// comm_top
module comm_top(
  input wire sys_clk,
  input wire sys_clk_rst,
  input wire rst,
  input wire bit_in, 
  output wire bit_out, 
  output wire [7:0] data_trans, 
  output wire [7:0] data_recev 
);
==> flow/config.mk <==
export PLATFORM = sky130hd
export DESIGN_NAME = comm_top
export DESIGN_NICKNAME = comm_top
export VERILOG_FILES = /design/flow/design.v
export SDC_FILE = /design/flow/constraint.sdc
export NUM_CORES = 4
export LEC_CHECK = 0
export CAP_MARGIN = 20
export CORE_MARGIN = 2
export CORE_UTILIZATION = 69
export CTS_CLUSTER_DIAMETER = 102
export CTS_CLUSTER_SIZE = 37
export PLACE_DENSITY = 0.36
export SLEW_MARGIN = 20
==> flow/constraint.sdc <==
create_clock -name core_clock -period 4.0 [get_ports {sys_clk}]
set_input_delay 0.8000 -clock core_clock [delete_from_list [all_inputs] [get_ports {sys_clk}]]
set_output_delay 0.8000 -clock core_clock [all_outputs]
set_load 0.01 [all_outputs]
run.sh (not shown) runs the stock make flow with config.mk's settings and CLKGATE_MAP_FILE=.
Next try:
ABC_AREA = 1   (was unset)
CORE_UTILIZATION = 70   (was 69)
CTS_CLUSTER_DIAMETER = 277   (was 102)
PLACE_DENSITY = unset   (was 0.36)
clock period = 2.51 ns   (was 4.0 ns; I/O delays follow)
Now the flow produced a layout that fails on negative setup slack.
Worst setup slack degrades by 0.90 ns.
Power grows by 56%.
Routed wire length grows by 29%.
Non-clock buffer count grows by 86.
Die size grows by 2.3%.
Count of clock-buffer cells in the layout shrinks by 4.
Via count grows by 27%.
Clock skew stays flat.
Maximum frequency grows by 19%.
Design area grows by 14%.
Next try:
CORE_UTILIZATION = 68   (was 70)
CTS_CLUSTER_DIAMETER = 206   (was 277)
clock period = 3.75 ns   (was 2.51 ns; I/O delays follow)
Result: Now the flow passed the timing, design-rule and antenna checks. Sequential power shrinks by about 33%. Register-to-register slack gets better by 1.0 ns. Fmax shrinks by 7.3%. Utilization shrinks by 11 points. Cell area shrinks by about 9%.
Next try:
CAP_MARGIN = 0   (was 20)
CELL_PAD_IN_SITES_GLOBAL_PLACEMENT = 0   (was unset)
CORE_UTILIZATION = 43   (was 68)
CTS_CLUSTER_DIAMETER = unset   (was 206)
CTS_CLUSTER_SIZE = unset   (was 37)
GPL_TIMING_DRIVEN = 0   (was unset)
HOLD_SLACK_MARGIN = 0.11   (was unset)
MIN_ROUTING_LAYER = met1   (was unset)
SLEW_MARGIN = 0   (was 20)
Outcome: The new run finished with timing, DRC and antenna clean; die size goes up by well over a third; final area goes up by a few percent; power hardly moves; clock power barely changes; synthesized area does not change.
Next try:
ABC_AREA = 0   (was 1)
CTS_CLUSTER_SIZE = 82   (was unset)
MIN_ROUTING_LAYER = met2   (was met1)
SETUP_SLACK_MARGIN = -0.36   (was unset)
SLEW_MARGIN = 30   (was 0)
TNS_END_PERCENT = 60   (was unset)
What happened: This time the run finished with negative setup slack left. Register-to-register slack degrades by 0.48 ns. Worst hold slack is about the same. Via count grows by 25%. Count of clock-buffer cells in the layout shrinks by 3. Global-route usage grows by 8.6 points. Clock skew barely changes. Critical path depth shrinks by 10. Utilization grows by 0.56 points. Final area shrinks by 2.6%. Wire length shrinks by 0.45%.


Starting RTL as in the previous note.
clock: 2.33 ns
lec_check: 0
abc_area: 1
cap_margin: 20
core_margin: 2
core_utilization: 72
cts_cluster_diameter: 384
cts_cluster_size: 19
place_density: 0.78
setup_slack_margin: -0.12
slew_margin: 20
The baseline reached the layout checks and failed them: negative setup slack.
==> next run, changes <==
CTS_CLUSTER_DIAMETER = 400   (was 384)
CTS_CLUSTER_SIZE = 98   (was 19)
PLACE_DENSITY = default   (was 0.78)
SETUP_SLACK_MARGIN = default   (was -0.12)
clock period = 2.66 ns   (was 2.33 ns; I/O delays follow)
Outcome: The new run reached the layout checks and failed them: negative setup slack. Worst hold slack improves by 0.052 ns. Non-clock buffer count is lower by 25. Routed wire length goes down by 10%. Clock skew rises by 0.0046 ns. Utilization shrinks by 2.8 points. Power drops by 13%. Via count came out lower by 5.1%. Worst setup slack gains 0.35 ns. Maximum frequency goes up by 0.49%. Register-to-register slack gets better by 0.35 ns. Clock-buffer cell count shrinks by 1.
==> next run, changes <==
CTS_CLUSTER_DIAMETER = 386   (was 400)
CTS_CLUSTER_SIZE = 18   (was 98)
SETUP_SLACK_MARGIN = 0.24   (was default)
clock period = 2.84 ns   (was 2.66 ns; I/O delays follow)
Effect: The new run finished with negative setup slack left; register-to-register slack gets better by 0.21 ns; cell area stays flat; power falls slightly; critical path depth rose by 2; routed wire length increases by a few percent; final cell count is lower slightly; sequential power went down by a few percent; hold slack is better by 0.0056 ns; setup slack gets better by 0.21 ns.
==> next run, changes <==
ABC_AREA = default   (was 1)
CORE_UTILIZATION = 32   (was 72)
CTS_CLUSTER_DIAMETER = default   (was 386)
CTS_CLUSTER_SIZE = default   (was 18)
SETUP_SLACK_MARGIN = default   (was 0.24)
clock period = 4.2 ns   (was 2.84 ns; I/O delays follow)
Effect:
- The changed run completed with no timing, DRC or antenna violations
- cell count is lower by 11%
- combinational power came out lower by about 34%
- worst hold slack is worse by 0.016 ns
- sequential cell count is unchanged
- total power is lower by 33%
- via count fell by 26%
- synthesized area went down by 3.7%
No activity file was given, so power comes from the tool's default toggle rates.
